[design/flow/config.mk]
export PLATFORM = sky130hd
export DESIGN_NAME = SIGNAL_GENERATOR_ANALYZER
export DESIGN_NICKNAME = SIGNAL_GENERATOR_ANALYZER
export VERILOG_FILES = /design/flow/design.v
export SDC_FILE = /design/flow/constraint.sdc
export NUM_CORES = 4
export LEC_CHECK = 0
export ABC_AREA = 0
export CAP_MARGIN = 20
export CELL_PAD_IN_SITES_DETAIL_PLACEMENT = 0
export CORE_MARGIN = 2
export CORE_UTILIZATION = 72
export CTS_CLUSTER_SIZE = 71
export GPL_TIMING_DRIVEN = 1
export HOLD_SLACK_MARGIN = -0.04
export PLACE_DENSITY = 0.64
export SETUP_SLACK_MARGIN = 1.15
export SLEW_MARGIN = 20
[design/flow/constraint.sdc]
create_clock -name core_clock -period 5.78 [get_ports {CLK_100MHz}]
set_input_delay 1.1560 -clock core_clock [delete_from_list [all_inputs] [get_ports {CLK_100MHz}]]
set_output_delay 1.1560 -clock core_clock [all_outputs]
set_load 0.01 [all_outputs]
[design/flow/design.v]
module SIGNAL_GENERATOR_ANALYZER_ONE_WIRE
(
	input CLK_100MHz,
	input rst,
	input  	MUAFR_MISO_P,
	input  	MUAFR_MISO_N,
	input 	enable_generate,
	output logic [11: 0] test_cnt_1,
	output logic [11: 0] test_cnt_0
);
localparam ITERATION = 1004; 
logic [3: 0] prev_MUAFR_MISO_P;
logic [3: 0] prev_MUAFR_MISO_N;
always @(posedge CLK_100MHz)
begin
	if (rst)
	begin
		prev_MUAFR_MISO_P <= 4'h0;
		prev_MUAFR_MISO_N <= 4'h0;
	end else
	begin
	prev_MUAFR_MISO_P[3] <= prev_MUAFR_MISO_P[2];
	prev_MUAFR_MISO_P[2] <= prev_MUAFR_MISO_P[1];
	prev_MUAFR_MISO_P[1] <= prev_MUAFR_MISO_P[0];
	prev_MUAFR_MISO_P[0] <= MUAFR_MISO_P;
	prev_MUAFR_MISO_N[3] <= prev_MUAFR_MISO_N[2];
	prev_MUAFR_MISO_N[2] <= prev_MUAFR_MISO_N[1];
	prev_MUAFR_MISO_N[1] <= prev_MUAFR_MISO_N[0];
	prev_MUAFR_MISO_N[0] <= MUAFR_MISO_N;
	end
end
logic [15: 0] cnt_analyzer;
logic [11: 0] cnt_skew_P;
logic [11: 0] cnt_skew_N;
always @(posedge CLK_100MHz)
begin
	if (rst)
	begin
		cnt_skew_P <= 0;
		cnt_skew_N <= 0;
		cnt_analyzer <= 0;
		test_cnt_1 <= 0;
		test_cnt_0 <= 0;
	end else
	if (enable_generate == 0)
		begin
			if ((~prev_MUAFR_MISO_P[2] & MUAFR_MISO_P) | (prev_MUAFR_MISO_P[2] & ~MUAFR_MISO_P))
				cnt_skew_P <= cnt_skew_P + 1;
			if ((~prev_MUAFR_MISO_N[2] & MUAFR_MISO_N) | (prev_MUAFR_MISO_N[2] & ~MUAFR_MISO_N))
				cnt_skew_N <= cnt_skew_N + 1;
			if (cnt_analyzer == (ITERATION - 2))
			begin
				cnt_skew_N <= 0;
				cnt_skew_P <= 0;
				test_cnt_1 <= cnt_skew_P;
				test_cnt_0 <= cnt_skew_N;
			end
			if (cnt_analyzer == ITERATION)
				cnt_analyzer <= 0;
			else
				cnt_analyzer <= cnt_analyzer + 1;
		end else
		begin
			cnt_skew_P <= 0;
			cnt_skew_N <= 0;
			cnt_analyzer <= 0;
		end
end
endmodule
module SIGNAL_GENERATOR_ANALYZER
(
	input CLK_100MHz,
	input rst,
	output logic [15:0] MUAFR_MOSI_P,
	output [15:0] MUAFR_MOSI_N,
	input  logic [15:0] MUAFR_MISO_P,
	input  logic [15:0] MUAFR_MISO_N,
	input enable_generate,
	output logic [15:0] status_wire,
	output [15:0] status_gen
);
logic kz;
logic kz_P;
logic kz_N;
logic [15: 0] status_gen_P;
logic [15: 0] status_gen_N;
assign status_gen [15: 0] = status_gen_P [15: 0] & status_gen_N [15: 0];
assign kz = kz_N & kz_P;
localparam cnt_ETALON_GEN_min = 20;
localparam cnt_ETALON_GEN_max = 250;
assign MUAFR_MOSI_N [15: 0]  = ~ MUAFR_MOSI_P [15: 0];
localparam ITERATION = 102;
logic [2: 0] prev_flag_signal_P;
logic [7: 0] cnt_kz_signal_P;
logic [7: 0] cnt_kz_signal_N;
logic [15: 0] fail;
logic [3: 0] j;
logic flag_signal_P;
logic [9: 0] cnt_true_channel [15: 0];
logic [9: 0] cnt_status_true;
wire [8:0] test_cnt_1 [15: 0];
wire [8:0] test_cnt_0 [15: 0];
genvar i;
generate
	for (i = 0; i < 16; i = i + 1)
	begin : generator
		wire [11:0] full_cnt_1;
		wire [11:0] full_cnt_0;
		SIGNAL_GENERATOR_ANALYZER_ONE_WIRE signal_generator_analyzer_one_wire
		(
			.CLK_100MHz(CLK_100MHz),
			.rst(rst),
			.enable_generate(enable_generate),
			.MUAFR_MISO_P(MUAFR_MISO_P[i]),
			.MUAFR_MISO_N(MUAFR_MISO_N[i]),
			.test_cnt_1(full_cnt_1),
			.test_cnt_0(full_cnt_0)
		);
		assign test_cnt_1[i] = full_cnt_1[8:0];
		assign test_cnt_0[i] = full_cnt_0[8:0];
	always @(posedge CLK_100MHz)
	if (rst)
		status_gen_P [i] <= 0;
	else if (enable_generate == 0)
		if ((test_cnt_1 [i] > cnt_ETALON_GEN_min - 1) & (test_cnt_1 [i] < cnt_ETALON_GEN_max + 1))
			status_gen_P [i] <= 1;
		else
			status_gen_P [i] <= 0;
	always @(posedge CLK_100MHz)
	if (rst)
		status_gen_N [i] <= 0;
	else if (enable_generate == 0)
		if ((test_cnt_0 [i] > cnt_ETALON_GEN_min - 1) & (test_cnt_0 [i] < cnt_ETALON_GEN_max + 1))
			status_gen_N [i] <= 1;
		else
			status_gen_N [i] <= 0;
	end
endgenerate
integer k;
always @(posedge CLK_100MHz)
begin
	if (rst)
	begin
		MUAFR_MOSI_P <= 16'h0;
		prev_flag_signal_P <= 3'b0;
		cnt_kz_signal_P <= 0;
		cnt_kz_signal_N <= 0;
		kz_P <= 0;
		kz_N <= 0;
		fail <= 16'hFFFF;
		j <= 0;
		flag_signal_P <= 1;
		for (k = 0; k < 16; k = k + 1)
			cnt_true_channel [k] <= 0;
		cnt_status_true <= 0;
		status_wire <= 16'h0;
	end else
	if (enable_generate == 1)
	begin
		if (flag_signal_P == 1)		 
		begin
			if (prev_flag_signal_P [0] != flag_signal_P)
			begin
				MUAFR_MOSI_P [15: 0] <= 16'h0;
			end else
			begin
				MUAFR_MOSI_P [j] <= ((cnt_status_true  < (ITERATION - 6)) & (cnt_status_true >= 0)) ? 1 : 0;
			end
		end	else
		begin
			if (prev_flag_signal_P [0] != flag_signal_P)
			begin
				MUAFR_MOSI_P [15: 0] <= 16'hFFFF;
			end else
			begin
				MUAFR_MOSI_P [j] <= ((cnt_status_true  < (ITERATION - 6)) & (cnt_status_true >= 0)) ? 0 : 1;
			end
		end
		prev_flag_signal_P [2] <= prev_flag_signal_P [1];
		prev_flag_signal_P [1] <= prev_flag_signal_P [0];
		prev_flag_signal_P [0] <= flag_signal_P;
		if (cnt_status_true  == (ITERATION - 3))  
		begin
			j <= j + 1;
			cnt_status_true <= 0;
			if (j == 15)
				flag_signal_P <= flag_signal_P + 1;
			if (fail[j] == 0)
				status_wire [j] <= 1;
			else
				status_wire [j] <= 0;
		end else
			cnt_status_true <= cnt_status_true + 1;
		if ((cnt_status_true  == (ITERATION - 4)) & (flag_signal_P == 0))  
			if ((cnt_true_channel [j] > (ITERATION >> 1)) & (cnt_true_channel [j] < (ITERATION << 1)) & (kz == 1))
				fail[j] <= 0;
			else
				fail[j] <= 1;
		if ((cnt_status_true  > (ITERATION - 7)) & (flag_signal_P == 0))  
			if (cnt_kz_signal_P > (ITERATION - 15))
				kz_P <= 1;
			else
				kz_P <= 0;
		if ((cnt_status_true  > (ITERATION - 7)) & (flag_signal_P == 0))	 
			if (cnt_kz_signal_N > (ITERATION - 15))
				kz_N <= 1;
			else
				kz_N <= 0;
		if (cnt_status_true  == (ITERATION - 4))  
			cnt_true_channel [j] <= 0;
		else
			if ((MUAFR_MISO_P [j] == flag_signal_P) & (MUAFR_MISO_N [j] != flag_signal_P))
				cnt_true_channel [j] <= cnt_true_channel [j] + 1;
		if (cnt_status_true  == (ITERATION - 4))  
			cnt_kz_signal_P <= 0;
		else
			if (((MUAFR_MISO_P [0] == MUAFR_MISO_P [j]) + (MUAFR_MISO_P [1] == MUAFR_MISO_P [j]) + (MUAFR_MISO_P [2] == MUAFR_MISO_P [j]) + (MUAFR_MISO_P [3] == MUAFR_MISO_P [j]) + (MUAFR_MISO_P [4] == MUAFR_MISO_P [j]) + (MUAFR_MISO_P [5] == MUAFR_MISO_P [j]) + (MUAFR_MISO_P [6] == MUAFR_MISO_P [j]) + (MUAFR_MISO_P [7] == MUAFR_MISO_P [j]) + (MUAFR_MISO_P [8] == MUAFR_MISO_P [j]) + (MUAFR_MISO_P [9] == MUAFR_MISO_P [j]) + (MUAFR_MISO_P [10] == MUAFR_MISO_P [j]) + (MUAFR_MISO_P [11] == MUAFR_MISO_P [j]) + (MUAFR_MISO_P [12] == MUAFR_MISO_P [j]) + (MUAFR_MISO_P [13] == MUAFR_MISO_P [j])) == 1)
				cnt_kz_signal_P <= cnt_kz_signal_P + 1;
		if (cnt_status_true  == (ITERATION - 3)) 
			cnt_kz_signal_N <= 0;
		else
			if (((MUAFR_MISO_N [0] == MUAFR_MISO_N [j]) + (MUAFR_MISO_N [1] == MUAFR_MISO_N [j]) + (MUAFR_MISO_N [2] == MUAFR_MISO_N [j]) + (MUAFR_MISO_N [3] == MUAFR_MISO_N [j]) + (MUAFR_MISO_N [4] == MUAFR_MISO_N [j]) + (MUAFR_MISO_N [5] == MUAFR_MISO_N [j]) + (MUAFR_MISO_N [6] == MUAFR_MISO_N [j]) + (MUAFR_MISO_N [7] == MUAFR_MISO_N [j]) + (MUAFR_MISO_N [8] == MUAFR_MISO_N [j]) + (MUAFR_MISO_N [9] == MUAFR_MISO_N [j]) + (MUAFR_MISO_N [10] == MUAFR_MISO_N [j]) + (MUAFR_MISO_N [11] == MUAFR_MISO_N [j]) + (MUAFR_MISO_N [12] == MUAFR_MISO_N [j]) + (MUAFR_MISO_N [13] == MUAFR_MISO_N [j])) > 13)
				cnt_kz_signal_N <= cnt_kz_signal_N + 1;
		end else
		begin
			j <= 0;
			cnt_true_channel [j] <= 0;
			cnt_status_true <= 0;
			flag_signal_P <= 0;
			MUAFR_MOSI_P <= 16'h0;
		end
end
endmodule
[design/flow/run.sh]
#!/bin/bash
# the make line also repeats each setting of config.mk as NAME=value (left out here)
make -C /OpenROAD-flow-scripts/flow DESIGN_CONFIG=/design/flow/config.mk WORK_HOME=/design/flow/orfs CLKGATE_MAP_FILE= finish
==> results of run 1 <==
[final cells by class]
cell class                 instances  area share
antenna                            1   0.0000435
clock buffer                     157      0.0570
clock inverter                    60      0.0137
inverter                          98     0.00640
multi-input combinational       3847       0.423
sequential                      1206       0.448
tap                              940      0.0204
timing repair buffer             197      0.0314
[stage by stage]
stage | instance area [µm²] | util | setup slack [ps] | setup TNS, ps
floorplan | 51000 | - | -135 | -199
global placement | 53100 | 0.758 | -718 | -9870
detailed placement | 53200 | 0.759 | -823 | -10870
CTS | 57300 | 0.819 | 154 | 0
global route | 57500 | 0.821 | 127 | 0
finish | 57500 | 0.821 | 218 | 0
[metal layers]
layer / up-vias / part of all wire
met5: - / 0.00037
met4: 6 / 0.022
met3: 199 / 0.065
met2: 1092 / 0.48
met1: 18100 / 0.44
li1: 18500 / -
[what timing repair did]
item / CTS / global route
setup buffers: 8 / 5
hold endpoints to repair: 0 / 0
endpoints found under the setup margin: 16 / 16
hold buffers: 0 / 0
gates resized: 125 / 15
cloned: 1 / 0
pin swaps: 24 / 22
==> results.txt, run 1 <==
Notes on the flow outputs.

- The run finished with no timing, DRC or antenna violations.
- The clock root buffer reads sky130_fd_sc_hd__clkbuf_16.
- The analysis attributes to net switching a power of 0.00397 W.
- The clock network fraction of design power is 0.447.
- The design draws about 0.018 W.
- Before any placement, the netlist area is recorded as 50900 µm².
- The cell type that accounts for the most area after synthesis is sky130_fd_sc_hd__dfxtp_1.
- The number of global-route vias before repair is 36600.
- The number of DRC markers in iteration 0 is 2626.
- The number of buffers created by CTS is 115.
- The most common cell in the synthesized netlist is sky130_fd_sc_hd__nor2_1.
- The cell count of the worst reg-to-reg path reads 19.
- The total number of placement rows reads 97.
- The number of vias in the routed layout is 37900.
- The cell total in the yosys stat output reads about 5300.
- The stage delay of the slowest cell on the critical path reads 570 ps.
- Counting along the longest clock path gives a buffer depth of 3.
- The main logic family after synthesis is simple AND/OR/NAND/NOR gates.
- The fraction of synthesized area in multiplexers reads 0.0835.
- The post-synth tally of flip-flops with integrated enable reads 160.
- The wire length per cell is approximately 17 µm.
- The worst min-delay path category is flip-flop to flip-flop.
- In this run the horizontal extent of the chip is 270 µm.
- The area of the core region is ~70000 µm².
- After layout, the minimum clock period comes to 5560 ps.
- In this run the VDD rail shows a maximum IR drop of between 0.0002 and 0.0003 V.
- The number of fill cells in the layout reads between 4000 and 5000.
- The cell family contributing the most delay on the critical path is adder cells.
- The total area of multi-input combinational cells is 24300 µm².
- For reference, the post-synthesis area per instance comes to 9.53 µm².
- The met3 usage in global routing reads 0.0490.
- Ranked by total cell area, the synthesized netlist is headed by sky130_fd_sc_hd__dfxtp_1 (41%), sky130_fd_sc_hd__edfxtp_1 (9.4%), sky130_fd_sc_hd__nor2_1 (7.8%).
- The CTS clock-pin slew for the worst setup and hold paths is 60 ps.
- For reference, the final report shows the hold violation count at 0.
- In the final design database the tool counted roughly 5600 nets.
- Per the slew report, the remaining headroom to the max-slew limit stands at 0.235.
- The total number of cells along the worst setup path is 19.
- The via density per instance is 5.82.
- The non-filler instance count after layout reads approximately 6500.
- The critical path buffer and inverter count is 6.
- According to the Yosys statistics, the synthesized design has a chip area of 50900 µm².
- The global routing met1 resource utilization reads 0.400.
- The and-or/or-and share of the synthesized area reads 0.0478.
- Warnings raised by the tools during the run amount to 77.
- The global routing usage summed across all routing layers is 0.297.
- The remaining design rule violation count is 0.
- The pin count of the biggest net entering global routing reads approximately 240.
- STA classifies the critical path startpoint as a primary input.
- The detailed-route wire length reads ~110 mm.
- TritonCTS built the clock tree.
- The arrival time of the worst setup path is 6070 ps.
- The footprint of the flip-flops and latches reads between 20000 and 30000 µm².
- At the later pin of the worst-skew pair, clock insertion delay measures roughly 700 ps.
- The global placement routability congestion is 0.887.
- STA classifies the critical path endpoint as a flip-flop.
- The highest fanout seen on the critical path reads 3.
- The commonest cells after synthesis are sky130_fd_sc_hd__nor2_1 (1059), sky130_fd_sc_hd__dfxtp_1 (1046), sky130_fd_sc_hd__nand2_1 (485).
- The critical register-to-register path startpoint reads j[0].
- The yosys warning tally is 2.
- The synthesized netlist net count reads 5494.
- The global-route wire length before repair is 181 mm.
- The number of standard cells after synthesis is 5344.
- The heaviest power group is registers.
- The number of placed instances, taps included is 6272.
- The final max-slew violation count is 0.
- Of the total power, registers draw 0.486.
- In the finished design, the share of the clock period the worst path needs comes to 0.962.
- The prevailing post-synth register cell reads sky130_fd_sc_hd__dfxtp_1.
- The final-layout worst hold slack reads about 430 ps.
- The share of synthesized registers carrying an async set or reset is 0.
- The cell-internal power is 0.0138 W.
- The tally of max-capacitance violations is 0.
- For this configuration, the core starts out at a cell density of 0.727.
- The flip-flop and latch count after synthesis is 1206.
- The power of the clock network is 0.00796 W.
- For reference, the critical path is captured by cnt_kz_signal_P[1].
- The overall die height is ~270 µm.
- The combinational power reads approximately 0.0012 W.
- Looking at the reg2reg group, the worst path ends at cnt_kz_signal_P[1].
- The number of antenna violations at the first check in global routing reads 6.
- The final worst clock skew reads around 25 ps.
- The number of buffers inserted by port buffering is 98.
- Counting instances, the worst hold path has a depth of 1.
- The report lists the cells along the critical path as buf_6 -> mux4_2 -> mux4_2 -> xnor2_2 -> ha_1 -> inv_2 -> fa_1 -> fa_1 -> inv_2 -> fa_1 -> ha_2 -> inv_2 -> fa_2 -> nand4b_1 -> a2bb2oi_2 -> buf_4 -> buf_6 -> a22oi_2 -> nor2_1.
- The count of clock tree sinks reads 1206.
- The slowest stage of the critical path is the sky130_fd_sc_hd__mux4_2 cell.
- On met2, the global router reports a usage of 0.498.
- The global-route congestion overflow total is 0.
- During I/O placement, the number of pins put on the boundary was 99.
- The layout-stage area growth over the synthesis result is 12.9%.
- The cell-mix breakdown from Yosys lists the adder-cell area share as 0.0308.
- The critical path launch point reads MUAFR_MISO_P[15].
- The number of iterations in the first detailed-routing pass reads 6.
- Setup repair after global routing could not meet its margin everywhere.
- The number of distinct standard cells referenced by the synthesized netlist is 74.
- Summed over all sequential cells, the power is 0.00866 W.
- The fraction of power spent switching nets reads 0.223.
- The chip occupies roughly 73000 µm².
- The layer with the highest usage after global routing reads met2.
- The area share of the largest cell type after synthesis is 0.411.
- The detail route stage leaves a number of antenna-violating nets equal to 0.
- The transition at the pin with the smallest max-transition slack is 1140 ps.
- The synthesized-area fraction occupied by and/or/nand/nor cells reads 0.218.
- The register-to-register setup slack is 260 ps.
- The post-detailed-placement half-perimeter wirelength is 70.9 mm.
- The type of the worst setup path is primary input to flip-flop.
- Of the synthesized area, sequential elements account for 0.505.
- Per the summary, power density relative to cell area is between 300 and 400 nW/µm².
- The worst path required time reads 6290 ps.
- The number of setup violations in the final report is 0.
- Timing would allow up to 180 MHz.
- The share of power burned in combinational logic reads 0.067.
- The maximum level of the CTS H-tree reads 3.
- The reported leakage power reads between 20 and 25 nW.
- The area fraction in xor and xnor cells reads 0.0918.
==> run 2, diff against run 1 <==
ABC_AREA = default   (was 0)
CELL_PAD_IN_SITES_DETAIL_PLACEMENT = 1   (was 0)
CORE_UTILIZATION = 42   (was 72)
CTS_CLUSTER_SIZE = 87   (was 71)
GPL_ROUTABILITY_DRIVEN = 0   (was default)
GPL_TIMING_DRIVEN = default   (was 1)
HOLD_SLACK_MARGIN = default   (was -0.04)
PLACE_DENSITY = default   (was 0.64)
PLACE_DENSITY_LB_ADDON = 0.23   (was default)
SETUP_SLACK_MARGIN = 1.01   (was 1.15)
SLEW_MARGIN = 15   (was 20)
clock period = 4.63 ns   (was 5.78 ns; I/O delays follow)
==> run 2 against run 1 <==
- the layout now fails its checks (negative setup slack)
- combinational power is 38% higher
- clock skew is 11 ps lower
- final area is 3.3% higher
- sequential share of layout area is 1.4 points lower
- critical path type is now flip-flop to flip-flop
- highest routed layer unchanged
==> results.txt, run 2 <==
Notes on the flow outputs.

- The power spent charging and discharging nets was 0.00549 W (was 0.00397 W).
- The cell total in the yosys stat output was 5344 (unchanged).
- The type of element capturing the critical path reads a flip-flop (unchanged).
- The clock insertion delay at the later pin of the skew report was 730 ps (was 700 ps).
- The global-route wire length before repair came to 213 mm (was 181 mm).
- The post-synthesis adder-cell area fraction was 0.0308 (unchanged).
- The number of antenna repair diodes reads 0 (was 1).
- The number of buffers inserted by port buffering reads 98 (unchanged).
- The number of DRC markers in iteration 0 is 2120 (was 2626).
- The critical path buffer and inverter count reads 3 (was 6).
- The global-route congestion overflow total was 0 (unchanged).
- The type of the worst setup path reads flip-flop to flip-flop (was primary input to flip-flop).
- The number of standard cells after synthesis is 5344 (unchanged).
- The capturing element of the worst setup path is cnt_kz_signal_P[7] (was cnt_kz_signal_P[1]).
- The pin count of the biggest net entering global routing is 192 (was 241).
- The register area share after synthesis is 0.505 (unchanged).
- The number of global-route vias before repair reads 41200 (was 36600).
- The clock root buffer is sky130_fd_sc_hd__clkbuf_16 (unchanged).
- The launching element type of the critical path is a flip-flop (was primary input).
- The global routing met1 resource utilization is 0.262 (was 0.400).
- The area of the core region reads 120000 µm² (was 70000 µm²).
- The power of the clock network reads 0.0109 W (was 0.00796 W).
- The post-detailed-placement half-perimeter wirelength is 87.7 mm (was 70.9 mm).
- The number of vias in the routed layout reads 38500 (was 37900).
- The number of iterations in the first detailed-routing pass is 5 (was 6).
- The wire length per cell is 17.8 µm (was 17.0 µm).
- The power in sequential cells reads 0.0108 W (was 0.00866 W).
- The stage delay of the slowest cell on the critical path is 620 ps (was 570 ps).
- The number of buffers created by CTS was 133 (was 115).
- The relative contribution of sequential cells to total power came to 0.462 (was 0.486).
- The remaining design rule violation count was 0 (unchanged).
- The die width reads 352 µm (was 270 µm).
- The worst path required time is 5250 ps (was 6290 ps).
- The total count of hold-check failures in the final report reads 0 (unchanged).
- The upper clock frequency limit reads 179 MHz.
- The cell count of the worst reg-to-reg path reads 18 (was 19).
- Setup repair after global routing missed its margin: yes (unchanged).
- The fraction of synthesized area in multiplexers reads 0.0835 (unchanged).
- The prevailing post-synth register cell reads sky130_fd_sc_hd__dfxtp_1 (unchanged).
- The number of top-level pins reads 99 (unchanged).
- Main area contributors: sky130_fd_sc_hd__dfxtp_1 (41%), sky130_fd_sc_hd__edfxtp_1 (9.4%), sky130_fd_sc_hd__nor2_1 (7.8%) (unchanged).
- The met2 usage reads 0.358 (was 0.498).
- The area fraction in xor and xnor cells is 0.0918 (unchanged).
- The synthesized netlist net count is 5494 (unchanged).
- The portion of the clock cycle consumed by the worst path in the final layout reads 1.21 (was 0.962).
- Ordered cell list for the critical path: mux4_2 -> mux4_2 -> xnor2_2 -> ha_1 -> inv_2 -> fa_1 -> fa_1 -> inv_2 -> fa_1 -> ha_2 -> inv_2 -> fa_2 -> a211oi_2 -> mux2i_2 -> a2bb2oi_2 -> nor4bb_2 -> xnor2_1 -> nor2_1 (was buf_6 -> mux4_2 -> mux4_2 -> xnor2_2 -> ha_1 -> inv_2 -> fa_1 -> fa_1 -> inv_2 -> fa_1 -> ha_2 -> inv_2 -> fa_2 -> nand4b_1 -> a2bb2oi_2 -> buf_4 -> buf_6 -> a22oi_2 -> nor2_1).
- The setup slack after placement is -1860 ps (was -823 ps).
- The CTS clock-pin slew for the worst setup and hold paths reads 60 ps (about the same).
- The share of synthesized registers carrying an async set or reset is 0 (unchanged).
- The critical register-to-register path startpoint is j[0] (unchanged).
- The combinational power came to 0.00165 W (was 0.00120 W).
- The flip-flop and latch count after synthesis reads 1206 (unchanged).
- The destination of the worst register-to-register timing path is cnt_kz_signal_P[7] (was cnt_kz_signal_P[1]).
- The checks that failed were negative setup slack.
- The total number of placement rows is 127 (was 97).
- The clock network fraction of design power reads 0.467 (was 0.447).
- The main logic family after synthesis was simple AND/OR/NAND/NOR gates (unchanged).
- The tally of max-capacitance violations is 0 (unchanged).
- The yosys warning tally is 2 (unchanged).
- Run status: complete, but fails checks (was complete, no violations).
- The final max-slew violation count is 0 (unchanged).
- The reported leakage power is 20.7 nW (was 20.0 nW).
- The heaviest power group reads the clock network (was registers).
- The netlist area before placement is 50900 µm² (unchanged).
- The met3 usage in global routing was 0.0401 (was 0.0490).
- The area share of the largest cell type after synthesis reads 0.411 (unchanged).
- The antenna violation net count after detailed routing reads 0 (unchanged).
- The total number of cells along the worst setup path reads 18 (was 19).
- The overall die height was 352 µm (was 270 µm).
- The final worst clock skew is 14.6 ps (was 25.3 ps).
- The layout-stage area growth over the synthesis result is 16.7% (was 12.9%).
- The worst-case vdd ir drop was 0.000348 V (was 0.000299 V).
- The placed instance area is 54500 µm² (was 53200 µm²).
- The final critical path time including I/O delays and setup reads 5600 ps.
- The summed negative setup slack over all endpoints reads -11750 ps (was 0 ps).
- The count of clock tree sinks is 1206 (unchanged).
- The fraction of power spent switching nets was 0.235 (was 0.223).
- The largest area contributor in the netlist reads sky130_fd_sc_hd__dfxtp_1 (unchanged).
- The chip area line of the yosys report is 50900 µm² (unchanged).
- The critical path launch point is j[0] (was MUAFR_MISO_P[15]).
- Commonest cells post-synth: sky130_fd_sc_hd__nor2_1 (1059), sky130_fd_sc_hd__dfxtp_1 (1046), sky130_fd_sc_hd__nand2_1 (485) (unchanged).
- The cell area after layout is 59400 µm² (was 57500 µm²).
- The transition at the pin with the smallest max-transition slack is 1030 ps (was 1140 ps).
- The max-slew headroom at the worst pin is 0.312 (was 0.235).
- The number of buffers inserted for hold repair after clock tree synthesis is 0 (unchanged).
- The number of cells on the worst hold path reads 1 (unchanged).
- The share of power burned in combinational logic is 0.071 (was 0.067).
- The register-to-register setup slack reads -970 ps (was 260 ps).
- The initial standard-cell utilization of the core reads 0.424 (was 0.727).
- The number of distinct standard cells referenced by the synthesized netlist reads 74 (unchanged).
- The number of nets at the end of the flow is 5695 (was 5615).
- The synthesized-area fraction occupied by and/or/nand/nor cells reads 0.218 (unchanged).
- The cell-internal power was 0.0179 W (was 0.0138 W).
- The slowest library cell on the worst path is sky130_fd_sc_hd__mux4_2 (unchanged).
- The layer with the highest usage after global routing is met2 (unchanged).
- The total power divided by cell area is 394 nW/µm² (was 310 nW/µm²).
- The via density per instance is 5.29 (was 5.82).
- The tally of OpenROAD warnings reads 72 (was 77).
- The overall power after layout is 0.0234 W (was 0.0178 W).
- The and-or/or-and share of the synthesized area is 0.0478 (unchanged).
- The maximum level of the CTS H-tree is 4 (was 3).
- The number of antenna violations at the first check in global routing is 9 (was 6).
- The maximum clock insertion buffer count reads 3 (unchanged).
- The area of the die reads 124000 µm² (was 72900 µm²).
- The highest fanout seen on the critical path is 6 (was 3).
- The cell family contributing the most delay on the critical path is adder cells (unchanged).
- The arrival time of the worst setup path reads 6210 ps (was 6070 ps).
- The average instance area after synthesis is 9.53 µm² (unchanged).
- The most common cell in the synthesized netlist reads sky130_fd_sc_hd__nor2_1 (unchanged).
- The TritonCTS clock tree was yes (unchanged).
- The detailed-route wire length is 130 mm (was 110 mm).
- The global routing usage summed across all routing layers was 0.208 (was 0.297).
- The number of setup violations in the final report is 16 (was 0).
- The worst min-delay path category reads flip-flop to flip-flop (unchanged).
- The post-synth tally of flip-flops with integrated enable was 160 (unchanged).
- The worst-case setup margin in the final layout reads -966 ps (was 218 ps).
[run 2: per-layer routing]
metal / vias to the layer above / part of all wire
met5: - / 0.00021
met4: 4 / 0.027
met3: 231 / 0.050
met2: 628 / 0.48
met1: 19000 / 0.44
li1: 18600 / -
[run 2: cell type report]
cell class / instances / area [µm²]
clock buffer: 199 / 3950
clock inverter: 46 / 634
fill: 13500 / 60700
inverter: 98 / 368
multi-input combinational: 3847 / 24300
sequential: 1206 / 25800
tap: 1612 / 2020
timing repair buffer: 259 / 2380
[run 2: timing repair]
| item | 4_1_cts | 5_1_grt |
|---|---|---|
| hold endpoints to repair | 0 | 0 |
| setup buffers | 8 | 6 |
| setup endpoints to repair | 86 | 85 |
| pin swaps | 18 | 14 |
| resized | 39 | 22 |
[run 2: through the flow]
stage	instances	hold slack, ps	utilization
2_1_floorplan	5344	414	-
3_5_place_dp	7007	423	0.454
5_1_grt	7267	447	0.495
6_report	7267	430	0.495
3_3_place_gp	7005	416	0.454
4_1_cts	7260	437	0.493
==> run 3, diff against run 2 <==
ABC_AREA = 1   (was default)
CELL_PAD_IN_SITES_DETAIL_PLACEMENT = default   (was 1)
CELL_PAD_IN_SITES_GLOBAL_PLACEMENT = 1   (was default)
CORE_MARGIN = 7   (was 2)
CORE_UTILIZATION = 40   (was 42)
CTS_CLUSTER_SIZE = default   (was 87)
GPL_ROUTABILITY_DRIVEN = default   (was 0)
GPL_TIMING_DRIVEN = 0   (was default)
PLACE_DENSITY_LB_ADDON = default   (was 0.23)
SETUP_SLACK_MARGIN = 0.35   (was 1.01)
SLEW_MARGIN = 20   (was 15)
TNS_END_PERCENT = 70   (was default)
clock period = 10.0 ns   (was 4.63 ns; I/O delays follow)
==> run 3 against run 2 <==
- the run now finishes clean
- final area is 1.5% higher
- core utilization is 2.9 points lower
- synthesized cell count is 26% higher
- critical path depth is 6 higher
==> results.txt, run 3 <==
Notes on the flow outputs.

- The area of the core region is 130000 µm² (was 120000 µm²).
- The area share of the largest cell type after synthesis reads 0.400 (was 0.411).
- The post-CTS setup repair buffer count was 0 (was 8).
- The number of nets at the end of the flow reads 7111 (was 5695).
- The global-route congestion overflow total reads 0 (unchanged).
- The area of the die came to 141000 µm² (was 124000 µm²).
- The share of power burned in combinational logic reads 0.056 (was 0.071).
- The global-route wire length before repair is 223 mm (was 213 mm).
- The upper clock frequency limit reads 126 MHz.
- The type of the worst setup path is primary input to flip-flop (was flip-flop to flip-flop).
- The number of buffers inserted by port buffering was 96 (was 98).
- The highest fanout seen on the critical path reads 10 (was 6).
- The synthesized netlist net count reads 6867 (was 5494).
- The overall die height was 376 µm (was 352 µm).
- The cell count of the worst reg-to-reg path was 23 (was 18).
- The CTS clock-pin slew for the worst setup and hold paths is 70 ps (was 60 ps).
- The average instance area after synthesis came to 7.78 µm² (was 9.53 µm²).
- The netlist area before placement is 52300 µm² (was 50900 µm²).
- Ordered cell list for the critical path: clkdlybuf4s50_1 -> inv_1 -> nand2_1 -> nand3_1 -> nand2_1 -> nand2_1 -> nand2_1 -> nor2_2 -> buf_1 -> xor2_1 -> ha_1 -> inv_1 -> fa_1 -> fa_1 -> fa_1 -> inv_1 -> nand2_1 -> fa_1 -> xor2_1 -> nor3_1 -> nand2_1 -> buf_2 -> a21oi_1 -> nor2_1 (was mux4_2 -> mux4_2 -> xnor2_2 -> ha_1 -> inv_2 -> fa_1 -> fa_1 -> inv_2 -> fa_1 -> ha_2 -> inv_2 -> fa_2 -> a211oi_2 -> mux2i_2 -> a2bb2oi_2 -> nor4bb_2 -> xnor2_1 -> nor2_1).
- The quantity of gates resized following cts is 0 (was 39).
- The and-or/or-and share of the synthesized area reads 0.148 (was 0.0478).
- The total power divided by cell area was 181 nW/µm² (was 394 nW/µm²).
- The power of the clock network was 0.00525 W (was 0.0109 W).
- The cell-internal power reads 0.00838 W (was 0.0179 W).
- The tally of OpenROAD warnings came to 68 (was 72).
- The number of setup violations in the final report reads 0 (was 16).
- The prevailing post-synth register cell is sky130_fd_sc_hd__dfxtp_1 (unchanged).
- The register area share after synthesis is 0.492 (was 0.505).
- The final max-slew violation count reads 0 (unchanged).
- The wire length per cell reads 15.9 µm (was 17.8 µm).
- The register-to-register setup slack reads 3180 ps (was -970 ps).
- The critical path launch point reads MUAFR_MISO_N[6] (was j[0]).
- The remaining design rule violation count reads 0 (unchanged).
- The capturing element of the worst setup path is cnt_kz_signal_N[3] (was cnt_kz_signal_P[7]).
- The launching element type of the critical path reads a primary input (was flip-flop).
- The chip area line of the yosys report is 52300 µm² (was 50900 µm²).
- The most common cell in the synthesized netlist reads sky130_fd_sc_hd__inv_1 (was sky130_fd_sc_hd__nor2_1).
- The synthesized-area fraction occupied by and/or/nand/nor cells is 0.216 (was 0.218).
- The smallest clock period supported by the final layout is computed as 7920 ps.
- The worst-case vdd ir drop is 0.000166 V (was 0.000348 V).
- The number of buffers created by CTS reads 141 (was 133).
- The slowest library cell on the worst path is sky130_fd_sc_hd__nor3_1 (was sky130_fd_sc_hd__mux4_2).
- The reported leakage power is 21.7 nW (was 20.7 nW).
- The number of vias in the routed layout is 43100 (was 38500).
- The post-synthesis adder-cell area fraction reads 0.0292 (was 0.0308).
- The maximum clock insertion buffer count is 3 (unchanged).
- The number of standard cells after synthesis reads 6717 (was 5344).
- The stage delay of the slowest cell on the critical path reads 780 ps (was 620 ps).
- The number of placed instances, taps included is 8559 (was 7007).
- The transition at the pin with the smallest max-transition slack is 1150 ps (was 1030 ps).
- The antenna violation net count after detailed routing came to 0 (unchanged).
- The post-synth tally of flip-flops with integrated enable came to 160 (unchanged).
- The final worst clock skew is 16.9 ps (was 14.6 ps).
- The clock insertion delay at the later pin of the skew report is 740 ps (was 730 ps).
- The via density per instance reads 4.89 (was 5.29).
- The count of clock tree sinks is 1206 (unchanged).
- The number of DRC markers in iteration 0 is 2911 (was 2120).
- The non-filler instance count after layout is 8817 (was 7267).
- The number of antenna violations at the first check in global routing reads 18 (was 9).
- The fraction of power spent switching nets is 0.230 (was 0.235).
- The global routing usage summed across all routing layers reads 0.195 (was 0.208).
- The TritonCTS clock tree reads yes (unchanged).
- The portion of the clock cycle consumed by the worst path in the final layout is 0.792 (was 1.21).
- The main logic family after synthesis was simple AND/OR/NAND/NOR gates (unchanged).
- The relative contribution of sequential cells to total power reads 0.461 (was 0.462).
- The number of iterations in the first detailed-routing pass reads 6 (was 5).
- The cell total in the yosys stat output is 6717 (was 5344).
- The worst path required time is 10630 ps (was 5250 ps).
- The most numerous cell type found on the critical path is sky130_fd_sc_hd__nand2_1.
- The maximum level of the CTS H-tree is 4 (unchanged).
- The number of fill cells in the layout came to 13100 (was 13500).
- The power in sequential cells is 0.00502 W (was 0.0108 W).
- The total count of hold-check failures in the final report reads 0 (unchanged).
- The global placement routability congestion is 0.820.
- The area fraction in xor and xnor cells is 0.0208 (was 0.0918).
- The destination of the worst register-to-register timing path is cnt_kz_signal_N[3] (was cnt_kz_signal_P[7]).
- The number of distinct standard cells referenced by the synthesized netlist is 49 (was 74).
- The number of cells on the worst hold path is 2 (was 1).
- The total number of cells along the worst setup path came to 24 (was 18).
- The yosys warning tally was 2 (unchanged).
- The pin count of the biggest net entering global routing reads 17 (was 192).
- The post-detailed-placement half-perimeter wirelength is 102 mm (was 87.7 mm).
- The heaviest power group reads the clock network (unchanged).
- The tally of max-capacitance violations came to 0 (unchanged).
- The type of element capturing the critical path reads a flip-flop (unchanged).
- Commonest cells post-synth: sky130_fd_sc_hd__inv_1 (1056), sky130_fd_sc_hd__dfxtp_1 (1046), sky130_fd_sc_hd__nor2_1 (829) (was sky130_fd_sc_hd__nor2_1 (1059), sky130_fd_sc_hd__dfxtp_1 (1046), sky130_fd_sc_hd__nand2_1 (485)).
- The cell family contributing the most delay on the critical path reads adder cells (unchanged).
- The share of synthesized registers carrying an async set or reset is 0 (unchanged).
- The combinational power reads 0.000612 W (was 0.00165 W).
- The critical register-to-register path startpoint is j[1] (was j[0]).
- The layout-stage area growth over the synthesis result reads 15.4% (was 16.7%).
- The die width is 376 µm (was 352 µm).
- The initial standard-cell utilization of the core is 0.403 (was 0.424).
- The clock root buffer is sky130_fd_sc_hd__clkbuf_16 (unchanged).
- The total number of placement rows came to 132 (was 127).
- Run status: complete, no violations (was complete, but fails checks).
- The flip-flop and latch count after synthesis is 1206 (unchanged).
- The power spent charging and discharging nets came to 0.00251 W (was 0.00549 W).
- Main area contributors: sky130_fd_sc_hd__dfxtp_1 (40%), sky130_fd_sc_hd__edfxtp_1 (9.2%), sky130_fd_sc_hd__inv_1 (7.6%) (was sky130_fd_sc_hd__dfxtp_1 (41%), sky130_fd_sc_hd__edfxtp_1 (9.4%), sky130_fd_sc_hd__nor2_1 (7.8%)).
- The fraction of synthesized area in multiplexers was 0 (was 0.0835).
- The critical path buffer and inverter count reads 6 (was 3).
- The arrival time of the worst setup path is 8550 ps (was 6210 ps).
- The summed negative setup slack over all endpoints reads 0 ps (was -11750 ps).
- The number of global-route vias before repair is 40700 (was 41200).
- The worst min-delay path category reads flip-flop to flip-flop (unchanged).
- The clock network fraction of design power was 0.483 (was 0.467).
- The number of top-level pins was 99 (unchanged).
- Setup repair after global routing missed its margin: no (was yes).
- The number of buffers inserted for hold repair after clock tree synthesis reads 0 (unchanged).
- The max-slew headroom at the worst pin is 0.234 (was 0.312).
- The largest area contributor in the netlist is sky130_fd_sc_hd__dfxtp_1 (unchanged).
- The detailed-route wire length is 141 mm (was 130 mm).
==> run 3: through the flow <==
| stage | hold slack, ps | power, W | setup slack [ps] | cell area [µm²] | util |
|---|---|---|---|---|---|
| floorplan | 388 | 0.00553 | 3250 | 52300 | - |
| global placement | 389 | 0.00573 | 1390 | 55400 | 0.428 |
| detailed placement | 392 | 0.00574 | 1390 | 55500 | 0.428 |
| CTS | 396 | 0.0111 | 2180 | 60300 | 0.465 |
| global route | 407 | 0.0113 | 1820 | 60300 | 0.465 |
| finish | 391 | 0.0109 | 2080 | 60300 | 0.465 |
==> run 3: cell type report <==
class / instances / area (µm²) / share of cell area
antenna: 11 / 27.5 / 0.000456
buffer: 210 / 890 / 0.0147
clock buffer: 207 / 4230 / 0.0701
clock inverter: 39 / 502 / 0.00832
inverter: 1068 / 4010 / 0.0665
multi-input combinational: 4233 / 21700 / 0.359
sequential: 1206 / 25700 / 0.427
tap: 1742 / 2180 / 0.0361
timing repair buffer: 101 / 1080 / 0.0179
==> run 3: layer usage <==
layer / wire length (µm) / GRT usage
met1: 69800 / 0.274
met2: 60200 / 0.305
met3: 7170 / 0.0398
met4: 3290 / 0.0539
met5: 52 / 0
==> run 4, diff against run 3 <==
ABC_AREA = default   (was 1)
CELL_PAD_IN_SITES_GLOBAL_PLACEMENT = default   (was 1)
CORE_MARGIN = 2   (was 7)
GPL_TIMING_DRIVEN = default   (was 0)
SETUP_SLACK_MARGIN = 2.02   (was 0.35)
TNS_END_PERCENT = default   (was 70)
clock period = 8.32 ns   (was 10.0 ns; I/O delays follow)
==> run 4 against run 3 <==
- still clean
- worst hold slack gained 25 ps
- first-iteration DRC count shrank 17%
- final area shrank 2.9%
- area after synthesis shrank 2.6%
- worst setup slack gained 8.1 ps
- sequential cell count is the same
- synthesized cell count shrank 20%
- routed wire length shrank 18%
- largest power group unchanged
- combinational power grew 22%
- highest routed layer unchanged
- critical path depth shrank 6
==> results.txt, run 4 <==
Notes on the flow outputs.

- Run status: complete, no violations (unchanged).
- The type of element capturing the critical path is a flip-flop (unchanged).
- The final worst clock skew came to 35.5 ps (was 16.9 ps).
- The cell total in the yosys stat output came to 5344 (was 6717).
- The clock network fraction of design power is 0.475 (was 0.483).
- The number of buffers created by CTS is 132 (was 141).
- The global-route wire length before repair is 186 mm (was 223 mm).
- The post-synth tally of flip-flops with integrated enable reads 160 (unchanged).
- The final max-slew violation count reads 0 (unchanged).
- The initial standard-cell utilization of the core is 0.404 (was 0.403).
- The wire length per cell is 15.9 µm (about the same).
- The amount of wire on met2 after detailed routing came to 50.8 mm (was 60.2 mm).
- The capturing element of the worst setup path reads cnt_kz_signal_P[7] (was cnt_kz_signal_N[3]).
- The power of the clock network is 0.00612 W (was 0.00525 W).
- The fraction of the core area covered by cells at the end of the flow is 0.464 (was 0.465).
- The chip area line of the yosys report reads 50900 µm² (was 52300 µm²).
- The transition at the pin with the smallest max-transition slack reads 1140 ps (was 1150 ps).
- The global placement routability congestion reads 0.855 (was 0.820).
- The global routing usage summed across all routing layers reads 0.175 (was 0.195).
- Setup repair after global routing missed its margin: yes (was no).
- The post-detailed-placement half-perimeter wirelength is 75.7 mm (was 102 mm).
- The TritonCTS clock tree is yes (unchanged).
- The layout-stage area growth over the synthesis result is 15.0% (was 15.4%).
- The global-route congestion overflow total was 0 (unchanged).
- The critical path buffer and inverter count came to 4 (was 6).
- The post-synthesis adder-cell area fraction was 0.0308 (was 0.0292).
- The and-or/or-and share of the synthesized area is 0.0478 (was 0.148).
- The number of nets at the end of the flow reads 5596 (was 7111).
- The placed instance area reads 53800 µm² (was 55500 µm²).
- The register area share after synthesis reads 0.505 (was 0.492).
- The total count of hold-check failures in the final report is 0 (unchanged).
- Main area contributors: sky130_fd_sc_hd__dfxtp_1 (41%), sky130_fd_sc_hd__edfxtp_1 (9.4%), sky130_fd_sc_hd__nor2_1 (7.8%) (was sky130_fd_sc_hd__dfxtp_1 (40%), sky130_fd_sc_hd__edfxtp_1 (9.2%), sky130_fd_sc_hd__inv_1 (7.6%)).
- The type of the worst setup path reads primary input to flip-flop (unchanged).
- The total power divided by cell area was 220 nW/µm² (was 181 nW/µm²).
- Ordered cell list for the critical path: clkdlybuf4s15_1 -> mux4_2 -> mux4_2 -> xnor2_2 -> ha_1 -> inv_2 -> fa_1 -> fa_1 -> inv_2 -> fa_1 -> ha_2 -> inv_2 -> fa_2 -> nand4b_1 -> a2bb2oi_4 -> nor4bb_2 -> xnor2_1 -> nor2_1 (was clkdlybuf4s50_1 -> inv_1 -> nand2_1 -> nand3_1 -> nand2_1 -> nand2_1 -> nand2_1 -> nor2_2 -> buf_1 -> xor2_1 -> ha_1 -> inv_1 -> fa_1 -> fa_1 -> fa_1 -> inv_1 -> nand2_1 -> fa_1 -> xor2_1 -> nor3_1 -> nand2_1 -> buf_2 -> a21oi_1 -> nor2_1).
- The CTS clock-pin slew for the worst setup and hold paths is 60 ps (was 70 ps).
- The combinational power came to 0.000749 W (was 0.000612 W).
- The area of the core region came to 126000 µm² (was 130000 µm²).
- The share of power burned in combinational logic reads 0.058 (was 0.056).
- The number of buffers inserted by port buffering was 98 (was 96).
- The yosys warning tally is 2 (unchanged).
- The detailed-route wire length is 115 mm (was 141 mm).
- The prevailing post-synth register cell is sky130_fd_sc_hd__dfxtp_1 (unchanged).
- The average instance area after synthesis is 9.53 µm² (was 7.78 µm²).
- The netlist area before placement is 50900 µm² (was 52300 µm²).
- The critical path launch point is MUAFR_MISO_P[1] (was MUAFR_MISO_N[6]).
- Commonest cells post-synth: sky130_fd_sc_hd__nor2_1 (1059), sky130_fd_sc_hd__dfxtp_1 (1046), sky130_fd_sc_hd__nand2_1 (485) (was sky130_fd_sc_hd__inv_1 (1056), sky130_fd_sc_hd__dfxtp_1 (1046), sky130_fd_sc_hd__nor2_1 (829)).
- The max-slew headroom at the worst pin reads 0.242 (was 0.234).
- The worst min-delay path category is flip-flop to flip-flop (unchanged).
- The launching element type of the critical path is a primary input (unchanged).
- The number of buffers inserted for hold repair after clock tree synthesis is 0 (unchanged).
- The number of global-route vias before repair is 35300 (was 40700).
- The worst-case vdd ir drop is 0.000201 V (was 0.000166 V).
- The met1 routed wirelength after detailed routing reads 54.6 mm (was 69.8 mm).
- The largest area contributor in the netlist reads sky130_fd_sc_hd__dfxtp_1 (unchanged).
- The worst path required time is 8970 ps (was 10630 ps).
- The critical register-to-register path startpoint is j[0] (was j[1]).
- For this run, the top clock speed supported by timing is 160 MHz.
- The area fraction in xor and xnor cells is 0.0918 (was 0.0208).
- The overall power after layout reads 0.0129 W (was 0.0109 W).
- The highest fanout seen on the critical path reads 6 (was 10).
- The main logic family after synthesis was simple AND/OR/NAND/NOR gates (unchanged).
- The cell count of the worst reg-to-reg path came to 17 (was 23).
- The die width is 361 µm (was 376 µm).
- The synthesized-area fraction occupied by and/or/nand/nor cells reads 0.218 (was 0.216).
- The tally of OpenROAD warnings is 72 (was 68).
- The synthesized netlist net count was 5494 (was 6867).
- The maximum level of the CTS H-tree reads 4 (unchanged).
- The number of iterations in the first detailed-routing pass reads 5 (was 6).
- The total number of placement rows is 130 (was 132).
- The heaviest power group is the clock network (unchanged).
- The cell family contributing the most delay on the critical path reads adder cells (unchanged).
- The area of the die came to 130000 µm² (was 141000 µm²).
- The power spent charging and discharging nets is 0.00295 W (was 0.00251 W).
- The antenna violation net count after detailed routing is 0 (unchanged).
- The tally of max-capacitance violations reads 0 (unchanged).
- The cell area after layout is 58600 µm² (was 60300 µm²).
- The most common cell in the synthesized netlist was sky130_fd_sc_hd__nor2_1 (was sky130_fd_sc_hd__inv_1).
- The number of standard cells after synthesis reads 5344 (was 6717).
- The maximum clock insertion buffer count reads 3 (unchanged).
- The cell-internal power reads 0.00993 W (was 0.00838 W).
- The total length of routed met3 wires is 6.68 mm (was 7.17 mm).
- The register-to-register setup slack is 2390 ps (was 3180 ps).
- The overall die height is 361 µm (was 376 µm).
- The reported leakage power reads 20.1 nW (was 21.7 nW).
- The number of distinct standard cells referenced by the synthesized netlist is 74 (was 49).
- The number of setup violations in the final report is 0 (unchanged).
- The share of synthesized registers carrying an async set or reset reads 0 (unchanged).
- The fraction of synthesized area in multiplexers came to 0.0835 (was 0).
- The final critical path time including I/O delays and setup is 6230 ps.
- The slowest library cell on the worst path reads sky130_fd_sc_hd__mux4_2 (was sky130_fd_sc_hd__nor3_1).
- The number of antenna violations at the first check in global routing was 5 (was 18).
- The area share of the largest cell type after synthesis reads 0.411 (was 0.400).
- The summed negative setup slack over all endpoints is 0 ps (unchanged).
- The via density per instance is 5.09 (was 4.89).
- The total number of cells along the worst setup path came to 18 (was 24).
- The stage delay of the slowest cell on the critical path was 610 ps (was 780 ps).
- The remaining design rule violation count is 0 (unchanged).
- The top layer reached by signal wires is met5 (unchanged).
- The number of cells on the worst hold path came to 1 (was 2).
- The clock root buffer was sky130_fd_sc_hd__clkbuf_16 (unchanged).
- The number of DRC markers in iteration 0 is 2407 (was 2911).
- The power in sequential cells is 0.00602 W (was 0.00502 W).
- The count of clock tree sinks reads 1206 (unchanged).
- The portion of the clock cycle consumed by the worst path in the final layout is 0.749 (was 0.792).
- The clock insertion delay at the later pin of the skew report is 780 ps (was 740 ps).
- The number of top-level pins reads 99 (unchanged).
- The arrival time of the worst setup path reads 6880 ps (was 8550 ps).
- The destination of the worst register-to-register timing path is cnt_kz_signal_P[7] (was cnt_kz_signal_N[3]).
- The relative contribution of sequential cells to total power is 0.467 (was 0.461).
- The pin count of the biggest net entering global routing is 106 (was 17).
- The fraction of power spent switching nets is 0.229 (was 0.230).
- The number of vias in the routed layout reads 36700 (was 43100).
- The flip-flop and latch count after synthesis is 1206 (unchanged).
-- run 4: final cells by class --
class	count	area, µm²
repair buffers	161	1440
diodes	2	5.00
flip-flops and latches	1206	25700
clock inverters	54	768
multi-input cells	3847	24300
inverters	98	368
well taps	1650	2060
clock buffers	185	3860
fillers	11800	67500
-- run 4: per-stage QoR --
stage | instances | hold slack (ps) | setup slack, ps
3_5_place_dp | 6948 | 420 | 706
6_report | 7203 | 417 | 2090
3_3_place_gp | 6945 | 416 | 762
5_1_grt | 7201 | 433 | 1990
2_1_floorplan | 5344 | 414 | 1900
4_1_cts | 7198 | 427 | 1970
-- run 4: what timing repair did --
action | in CTS | in global routing
pin swaps | 13 | 13
cloned | 0 | 0
gates resized | 38 | 22
setup buffers | 11 | 1
setup endpoints to repair | 16 | 12
-- run 4: layer usage --
metal	track usage	vias up
met3	0.0394	170
met4	0.0562	2
met5	0	-
li1	-	18400
met1	0.239	17400
met2	0.273	683
==> run 5, diff against run 4 <==
ABC_AREA = 1   (was default)
CORE_UTILIZATION = 72   (was 40)
CTS_CLUSTER_SIZE = 13   (was default)
PLACE_DENSITY_LB_ADDON = 0.25   (was default)
SETUP_SLACK_MARGIN = -0.24   (was 2.02)
clock period = 4.98 ns   (was 8.32 ns; I/O delays follow)
==> run 5 against run 4 <==
- critical endpoint unchanged
- the layout now fails its checks (negative setup slack)
- global-route usage up 14 points
- final area shrank 0.57%
- count of clock-buffer cells in the layout fell by 12
- clock power rose by 39%
==> results.txt, run 5 <==
Notes on the flow outputs.

- The power in sequential cells is 0.0101 W (was 0.00602 W).
- The number of vias in the routed layout reads 44800 (was 36700).
- The power of the clock network reads 0.00849 W (was 0.00612 W).
- The layout-stage area growth over the synthesis result came to 11.3% (was 15.0%).
- The summed negative setup slack over all endpoints is -1080 ps (was 0 ps).
- The tally of max-capacitance violations is 0 (unchanged).
- The overall die height is 273 µm (was 361 µm).
- The number of DRC markers in iteration 0 was 3946 (was 2407).
- The clock root buffer is sky130_fd_sc_hd__clkbuf_16 (unchanged).
- The number of antenna violations at the first check in global routing reads 9 (was 5).
- The clock insertion delay at the later pin of the skew report reads 690 ps (was 780 ps).
- The worst path required time is 5530 ps (was 8970 ps).
- The synthesized-area fraction occupied by and/or/nand/nor cells reads 0.216 (was 0.218).
- The number of nets at the end of the flow is 6983 (was 5596).
- The cell total in the yosys stat output was 6717 (was 5344).
- The netlist area before placement is 52300 µm² (was 50900 µm²).
- The fraction of power spent switching nets reads 0.230 (was 0.229).
- Setup repair after global routing missed its margin: yes (unchanged).
- The portion of the clock cycle consumed by the worst path in the final layout reads 1.06 (was 0.749).
- The cell-internal power reads 0.0153 W (was 0.00993 W).
- The type of element capturing the critical path reads a flip-flop (unchanged).
- The number of global-route vias before repair is 42900 (was 35300).
- Failing layout checks were recorded as negative setup slack.
- The share of synthesized registers carrying an async set or reset came to 0 (unchanged).
- The number of iterations in the first detailed-routing pass is 8 (was 5).
- The register area share after synthesis reads 0.492 (was 0.505).
- The average instance area after synthesis reads 7.78 µm² (was 9.53 µm²).
- The flip-flop and latch count after synthesis was 1206 (unchanged).
- The cell family contributing the most delay on the critical path is adder cells (unchanged).
- The most common cell in the synthesized netlist is sky130_fd_sc_hd__inv_1 (was sky130_fd_sc_hd__nor2_1).
- The count of clock tree sinks is 1206 (unchanged).
- The antenna violation net count after detailed routing was 0 (unchanged).
- The cell count of the worst reg-to-reg path is 27 (was 17).
- The largest area contributor in the netlist reads sky130_fd_sc_hd__dfxtp_1 (unchanged).
- The number of buffers inserted by port buffering reads 98 (unchanged).
- The via density per instance was 5.69 (was 5.09).
- The global-route congestion overflow total was 0 (unchanged).
- The final max-slew violation count reads 0 (unchanged).
- The die width is 273 µm (was 361 µm).
- The final worst clock skew is 24.7 ps (was 35.5 ps).
- The highest fanout seen on the critical path reads 5 (was 6).
- The detailed-route wire length is 120 mm (was 115 mm).
- Run status: complete, but fails checks (was complete, no violations).
- The placed instance area was 54400 µm² (was 53800 µm²).
- The critical path launch point is j[0] (was MUAFR_MISO_P[1]).
- The maximum clock insertion buffer count reads 3 (unchanged).
- The launching element type of the critical path is a flip-flop (was primary input).
- The total number of placement rows is 98 (was 130).
- The capturing element of the worst setup path is cnt_kz_signal_P[7] (unchanged).
- The power spent charging and discharging nets was 0.00458 W (was 0.00295 W).
- The register-to-register setup slack is -310 ps (was 2390 ps).
- The wire length per cell reads 15.2 µm (was 15.9 µm).
- The global routing usage summed across all routing layers reads 0.317 (was 0.175).
- The maximum level of the CTS H-tree is 3 (was 4).
- The final critical path time including I/O delays and setup is 5290 ps.
- The prevailing post-synth register cell is sky130_fd_sc_hd__dfxtp_1 (unchanged).
- The area share of the largest cell type after synthesis is 0.400 (was 0.411).
- Timing would allow up to 189 MHz.
- The number of buffers created by CTS is 115 (was 132).
- The final-layout worst hold slack is 392 ps (was 417 ps).
- The number of fill cells in the layout reads 4665 (was 11800).
- The CTS clock-pin slew for the worst setup and hold paths came to 60 ps (about the same).
- The total area of multi-input combinational cells reads 21800 µm² (was 24300 µm²).
- The number of buffers inserted for hold repair after clock tree synthesis is 0 (unchanged).
- The transition at the pin with the smallest max-transition slack is 1170 ps (was 1140 ps).
- The critical path buffer and inverter count is 4 (unchanged).
- The type of the worst setup path reads flip-flop to flip-flop (was primary input to flip-flop).
- The tally of OpenROAD warnings was 76 (was 72).
- The heaviest power group reads registers (was the clock network).
- The worst-case vdd ir drop was 0.000349 V (was 0.000201 V).
- The combinational power reads 0.00132 W (was 0.000749 W).
- The reported leakage power reads 21.3 nW (was 20.1 nW).
- The relative contribution of sequential cells to total power reads 0.507 (was 0.467).
- The destination of the worst register-to-register timing path reads cnt_kz_signal_P[7] (unchanged).
- Commonest cells post-synth: sky130_fd_sc_hd__inv_1 (1056), sky130_fd_sc_hd__dfxtp_1 (1046), sky130_fd_sc_hd__nor2_1 (829) (was sky130_fd_sc_hd__nor2_1 (1059), sky130_fd_sc_hd__dfxtp_1 (1046), sky130_fd_sc_hd__nand2_1 (485)).
- The global-route wire length before repair reads 198 mm (was 186 mm).
- The number of standard cells after synthesis is 6717 (was 5344).
- The area of the die reads 74800 µm² (was 130000 µm²).
- The slowest library cell on the worst path is sky130_fd_sc_hd__fa_1 (was sky130_fd_sc_hd__mux4_2).
- The cell area after layout was 58200 µm² (was 58600 µm²).
- The and-or/or-and share of the synthesized area reads 0.148 (was 0.0478).
- The number of cells on the worst hold path is 2 (was 1).
- The synthesized netlist net count is 6867 (was 5494).
- The worst min-delay path category is flip-flop to flip-flop (unchanged).
- The TritonCTS clock tree is yes (unchanged).
- The total count of hold-check failures in the final report is 0 (unchanged).
- The post-synthesis adder-cell area fraction reads 0.0292 (was 0.0308).
- The area of the core region reads 71700 µm² (was 126000 µm²).
- The most repeated library cell on the critical path reads sky130_fd_sc_hd__fa_1.
- The post-detailed-placement half-perimeter wirelength is 79.2 mm (was 75.7 mm).
- The total number of cells along the worst setup path reads 27 (was 18).
- The chip area line of the yosys report reads 52300 µm² (was 50900 µm²).
- The arrival time of the worst setup path was 5840 ps (was 6880 ps).
- The number of setup violations in the final report was 6 (was 0).
- The pin count of the biggest net entering global routing came to 128 (was 106).
- The clock network fraction of design power reads 0.427 (was 0.475).
- The critical register-to-register path startpoint reads j[0] (unchanged).
- The fraction of the core area covered by cells at the end of the flow is 0.812 (was 0.464).
- The share of power burned in combinational logic is 0.066 (was 0.058).
- The worst-case setup margin in the final layout reads -309 ps (was 2090 ps).
- The global placement routability congestion reads 0.948 (was 0.855).
- The stage delay of the slowest cell on the critical path came to 540 ps (was 610 ps).
- The fraction of synthesized area in multiplexers is 0 (was 0.0835).
- The total power divided by cell area is 342 nW/µm² (was 220 nW/µm²).
- The footprint of the flip-flops and latches reads 25800 µm² (was 25700 µm²).
- The remaining design rule violation count reads 0 (unchanged).
- The area fraction in xor and xnor cells is 0.0208 (was 0.0918).
- The number of distinct standard cells referenced by the synthesized netlist is 49 (was 74).
- The initial standard-cell utilization of the core reads 0.729 (was 0.404).
- The main logic family after synthesis reads simple AND/OR/NAND/NOR gates (unchanged).
- The max-slew headroom at the worst pin is 0.211 (was 0.242).
- The yosys warning tally is 2 (unchanged).
- The number of top-level pins is 99 (unchanged).
- Main area contributors: sky130_fd_sc_hd__dfxtp_1 (40%), sky130_fd_sc_hd__edfxtp_1 (9.2%), sky130_fd_sc_hd__inv_1 (7.6%) (was sky130_fd_sc_hd__dfxtp_1 (41%), sky130_fd_sc_hd__edfxtp_1 (9.4%), sky130_fd_sc_hd__nor2_1 (7.8%)).
- The post-synth tally of flip-flops with integrated enable reads 160 (unchanged).
==> run 5: cell type report <==
cell class                 instances  area share
clock inverter                    33     0.00479
antenna                            6    0.000258
timing repair buffer             209      0.0312
tap                              950      0.0204
multi-input combinational       4233       0.374
sequential                      1206       0.442
clock buffer                     173      0.0581
inverter                        1068      0.0690
==> run 5: timing repair <==
action | CTS | global route
resized | 14 | 49
pin swaps | 14 | 29
endpoints found under the setup margin | 5 | 6
buffers inserted | 10 | 6
hold endpoints to repair | 0 | 0
==> run 5: stage by stage <==
step           cells  worst slack, ps  power (W)
2_1_floorplan   6717             -292     0.0111
3_3_place_gp    7649            -1070     0.0114
3_5_place_dp    7649            -1240     0.0115
4_1_cts         7865             -236     0.0199
5_1_grt         7875             -527     0.0205
6_report        7878             -309     0.0199
==> run 5: metal layers <==
metal | global-route usage | vias to the layer above | wire length (µm)
met4 | 0.124 | 8 | 4390
li1 | - | 22200 | -
met2 | 0.553 | 1517 | 57600
met1 | 0.392 | 20700 | 49300
met5 | 0 | - | 48
met3 | 0.0518 | 326 | 8680
==> run 6, diff against run 5 <==
ABC_AREA = default   (was 1)
CTS_CLUSTER_SIZE = 37   (was 13)
HOLD_SLACK_MARGIN = 0.3   (was default)
PLACE_DENSITY_LB_ADDON = 0.28   (was 0.25)
SETUP_SLACK_MARGIN = 1.42   (was -0.24)
clock period = 4.77 ns   (was 4.98 ns; I/O delays follow)
==> run 6 against run 5 <==
- still fails the layout checks on negative setup slack
- core utilization is 1.9 points higher
- final area is essentially flat
- routed wire length shrank 1.1%
- worst hold slack gained 31 ps
- largest cell class unchanged
==> results.txt, run 6 <==
Notes on the flow outputs.

- The highest fanout seen on the critical path is 5 (unchanged).
- The destination of the worst register-to-register timing path reads cnt_kz_signal_P[0] (was cnt_kz_signal_P[7]).
- The number of buffers inserted by port buffering reads 98 (unchanged).
- The number of iterations in the first detailed-routing pass was 9 (was 8).
- The global-route wire length before repair reads 190 mm (was 198 mm).
- The fraction of synthesized area in multiplexers is 0.0835 (was 0).
- The number of nets at the end of the flow is 5652 (was 6983).
- The wire length per cell is 18.2 µm (was 15.2 µm).
- The detailed-route wire length reads 119 mm (was 120 mm).
- The area of the die reads 72900 µm² (was 74800 µm²).
- The number of standard cells after synthesis is 5344 (was 6717).
- The count of clock tree sinks is 1206 (unchanged).
- The area of the core region was 70000 µm² (was 71700 µm²).
- The post-synthesis adder-cell area fraction was 0.0308 (was 0.0292).
- The critical path buffer and inverter count reads 6 (was 4).
- The clock root buffer reads sky130_fd_sc_hd__clkbuf_16 (unchanged).
- The relative contribution of sequential cells to total power was 0.489 (was 0.507).
- The total number of placement rows reads 97 (was 98).
- The post-detailed-placement half-perimeter wirelength is 73.9 mm (was 79.2 mm).
- The number of DRC markers in iteration 0 is 3288 (was 3946).
- The worst path required time is 5290 ps (was 5530 ps).
- The prevailing post-synth register cell is sky130_fd_sc_hd__dfxtp_1 (unchanged).
- The type of element capturing the critical path was a flip-flop (unchanged).
- The final worst clock skew reads 18.4 ps (was 24.7 ps).
- The upper clock frequency limit reads 178 MHz (was 189 MHz).
- The cell total in the yosys stat output reads 5344 (was 6717).
- Run status: complete, but fails checks (unchanged).
- The cell family contributing the most delay on the critical path reads adder cells (unchanged).
- Fail Reasons: negative setup slack (unchanged).
- The worst-case setup margin in the final layout is -858 ps (was -309 ps).
- The share of power burned in combinational logic reads 0.070 (was 0.066).
- The initial standard-cell utilization of the core is 0.727 (was 0.729).
- The area share of the largest cell type after synthesis reads 0.411 (was 0.400).
- The tally of OpenROAD warnings came to 81 (was 76).
- The number of fill cells in the layout reads 3859 (was 4665).
- The post-synth tally of flip-flops with integrated enable is 160 (unchanged).
- The type of the worst setup path is flip-flop to flip-flop (unchanged).
- The layout-stage area growth over the synthesis result came to 14.3% (was 11.3%).
- The global-route congestion overflow total is 0 (unchanged).
- The total count of hold-check failures in the final report is 0 (unchanged).
- The reported leakage power came to 20.4 nW (was 21.3 nW).
- The die width is 270 µm (was 273 µm).
- The worst-case vdd ir drop is 0.000307 V (was 0.000349 V).
- The and-or/or-and share of the synthesized area reads 0.0478 (was 0.148).
- The max-slew headroom at the worst pin is 0.214 (was 0.211).
- The number of setup violations in the final report is 16 (was 6).
- The fraction of the core area covered by cells at the end of the flow is 0.831 (was 0.812).
- The cell-internal power reads 0.0167 W (was 0.0153 W).
- The transition at the pin with the smallest max-transition slack came to 1170 ps (about the same).
run 6: layout make-up:
cell class	count	area, µm²	area share
Tap cell	940	1180	0.0202
Clock buffer	167	3360	0.0577
Clock inverter	42	606	0.0104
Multi-Input combinational cell	3859	24800	0.427
Sequential cell	1206	25800	0.443
Timing Repair Buffer	223	2090	0.0359
Inverter	98	368	0.00632
Antenna cell	1	2.50	0.0000430
run 6: metrics by stage:
step | TNS, ps | setup WS [ps] | hold slack [ps] | power [W] | std cells
floorplan | -12000 | -943 | 414 | 0.0115 | 5344
global placement | -22910 | -1540 | 415 | 0.0119 | 6286
detailed placement | -24630 | -1680 | 421 | 0.0120 | 6291
CTS | -10900 | -819 | 425 | 0.0214 | 6519
global route | -13100 | -968 | 427 | 0.0221 | 6535
finish | -11490 | -858 | 424 | 0.0215 | 6536
run 6: timing repair:
| item | in CTS | in global routing |
|---|---|---|
| endpoints found under the setup margin | 326 | 249 |
| pin swaps | 16 | 28 |
| setup buffers | 9 | 12 |
| resized | 84 | 68 |
| gates cloned | 10 | 2 |
| hold buffers | 0 | 0 |
run 6: layer usage:
layer / GRT usage / share of wire / vias up / wire length [µm]
li1: - / - / 18500 / -
met1: 0.393 / 0.40 / 18800 / 48100
met2: 0.543 / 0.49 / 1455 / 57800
met3: 0.0559 / 0.074 / 356 / 8740
met4: 0.108 / 0.034 / 6 / 4100
met5: 0 / 0.00034 / - / 40
Power is estimated from default activity; no workload was simulated.
